==> inputs of v7 <==
Design breakout, start of the top module:
module breakout(
    input logic clk,
    input logic right,
    input logic left,
    input logic reset,
    output logic [2:0] red,
    output logic [2:0] green,
    output logic [2:0] blue,
    output logic hsync,
    output logic vsync
    );
logic [9:0] xpos;
logic [9:0] ypos;
vga signal_generator_inst(clk, reset, hsync, vsync, xpos, ypos);
game game_inst(clk, xpos, ypos, right, left, reset, red, green, blue);                                                                  
endmodule
clock: 4.36 ns
lec_check: 0
abc_area: 1
cap_margin: 0
core_aspect_ratio: 1.23
core_margin: 2
core_utilization: 72
cts_cluster_size: 97
hold_slack_margin: 0.14
slew_margin: 20
tns_end_percent: 10
run.sh (not shown) runs the stock make flow with config.mk's settings and CLKGATE_MAP_FILE=.
==> v28 (differences from v7) <==
--- a/flow/config.mk
+++ b/flow/config.mk
@@ -7,10 +7,11 @@
 export LEC_CHECK = 0
 export ABC_AREA = 1
-export CAP_MARGIN = 0
-export CORE_ASPECT_RATIO = 1.23
+export CAP_MARGIN = 20
+export CORE_ASPECT_RATIO = 0.71
 export CORE_MARGIN = 2
 export CORE_UTILIZATION = 72
-export CTS_CLUSTER_SIZE = 97
-export HOLD_SLACK_MARGIN = 0.14
+export CTS_CLUSTER_DIAMETER = 375
+export CTS_CLUSTER_SIZE = 98
+export HOLD_SLACK_MARGIN = 0.3
 export SLEW_MARGIN = 20
 export TNS_END_PERCENT = 10
==> flow/constraint.sdc (replaced) <==
create_clock -name core_clock -period 7.44 [get_ports {clk}]
set_input_delay 1.4880 -clock core_clock [delete_from_list [all_inputs] [get_ports {clk}]]
set_output_delay 1.4880 -clock core_clock [all_outputs]
set_load 0.01 [all_outputs]
==> summary of the runs <==
v7 ran to the end with no violations. v28 completed without violations.
Of v28 and v7, v7 has the higher cell count (gap 1.8%, measured against v7).
Between v28 and v7, the lower register-to-register slack is in v7 (gap 2.3 ns).
In v28 the global-route usage is lower than in v7, by 1.7 points.
Against v7, the first-iteration DRC count of v28 is higher by 22%.
In v28 the worst setup slack is higher than in v7, by 1.2 ns.
Critical path depth is the same in v7 and v28.
Of v28 and v7, v28 has the higher sequential share of layout area (gap 0.48 points).
In v28 the count of clock-buffer cells in the layout is higher than in v7, by 1.
==> figures <==
Result of the run: v28 finished clean; v7 finished clean
Path depth of the worst reg2reg path: v28 18; v7 20
Estimated wirelength of the detail-placed design: v28 23800 um; v7 24000 um
Wire length on met1: v28 14100 um; v7 12800 um
Pin count of the biggest net entering global routing: v28 66; v7 62
Total length of routed met3 wires: v28 4900 um; v7 2920 um
Largest stage delay on the critical path: v28 0.56 ns; v7 0.37 ns
Net switching component of the power: v28 0.601 mW; v7 1.14 mW
GR Layer Usage met1: v28 55.9%; v7 48.0%
Leakage power: v28 5.75 nW; v7 5.90 nW
Post-CTS setup buffers: v28 0; v7 1
Power per cell area: v28 171 nW/um^2; v7 290 nW/um^2
Relative contribution of combinational cells to total power: v28 12.9%; v7 13.5%
Final core area utilization: v28 78.1%; v7 80.1%
Setup WS pre-CTS: v28 1.99 ns; v7 0.159 ns
Ratio of layout area to synthesized area: v28 1.063x; v7 1.086x
Clock latency reported for the late side of the worst-skew pair: v28 0.43 ns; v7 0.46 ns

* * *

==> run a <==
breakout again, from the RTL that the note above started with.
clock: 1.37 ns
lec_check: 0
abc_area: 1
cap_margin: 20
core_margin: 2
core_utilization: 72
cts_cluster_diameter: 91
cts_cluster_size: 78
place_density_lb_addon: 0.09
setup_slack_margin: 0.41
slew_margin: 20
==> run b: changes against run a <==
Settings changed: CORE_ASPECT_RATIO set to 0.5, CTS_CLUSTER_DIAMETER 91 to 397, CTS_CLUSTER_SIZE 78 to 97, PLACE_DENSITY_LB_ADDON 0.09 to unset, SETUP_SLACK_MARGIN 0.41 to 0.91.
==> flow/constraint.sdc (replaced) <==
create_clock -name core_clock -period 3.79 [get_ports {clk}]
set_input_delay 0.7580 -clock core_clock [delete_from_list [all_inputs] [get_ports {clk}]]
set_output_delay 0.7580 -clock core_clock [all_outputs]
set_load 0.01 [all_outputs]
==> run_results.csv <==
group,metric,value,unit
outcome,firstError,"[ERROR GRT-0232] Routing congestion too high. Check the congestion heatmap in the GUI.",
place,place_hpwl,26000,um
outcome,lastStage,"global routing",
place,gp_congestion,1.02,
outcome,status,"did not finish",
floorplan,dieWidth,180,um
-- figures above: run b

==> run_results.csv <==
group,metric,value,unit
floorplan,dieWidth,129,um
place,place_hpwl,36800,um
outcome,firstError,"[ERROR DPL-0038] Utilization greater than 100%, impossible to legalize",
place,gp_congestion,1.06,
outcome,status,"did not finish",
outcome,lastStage,"clock tree synthesis",
-- figures above: run a

Power and IR drop assume default switching activity.
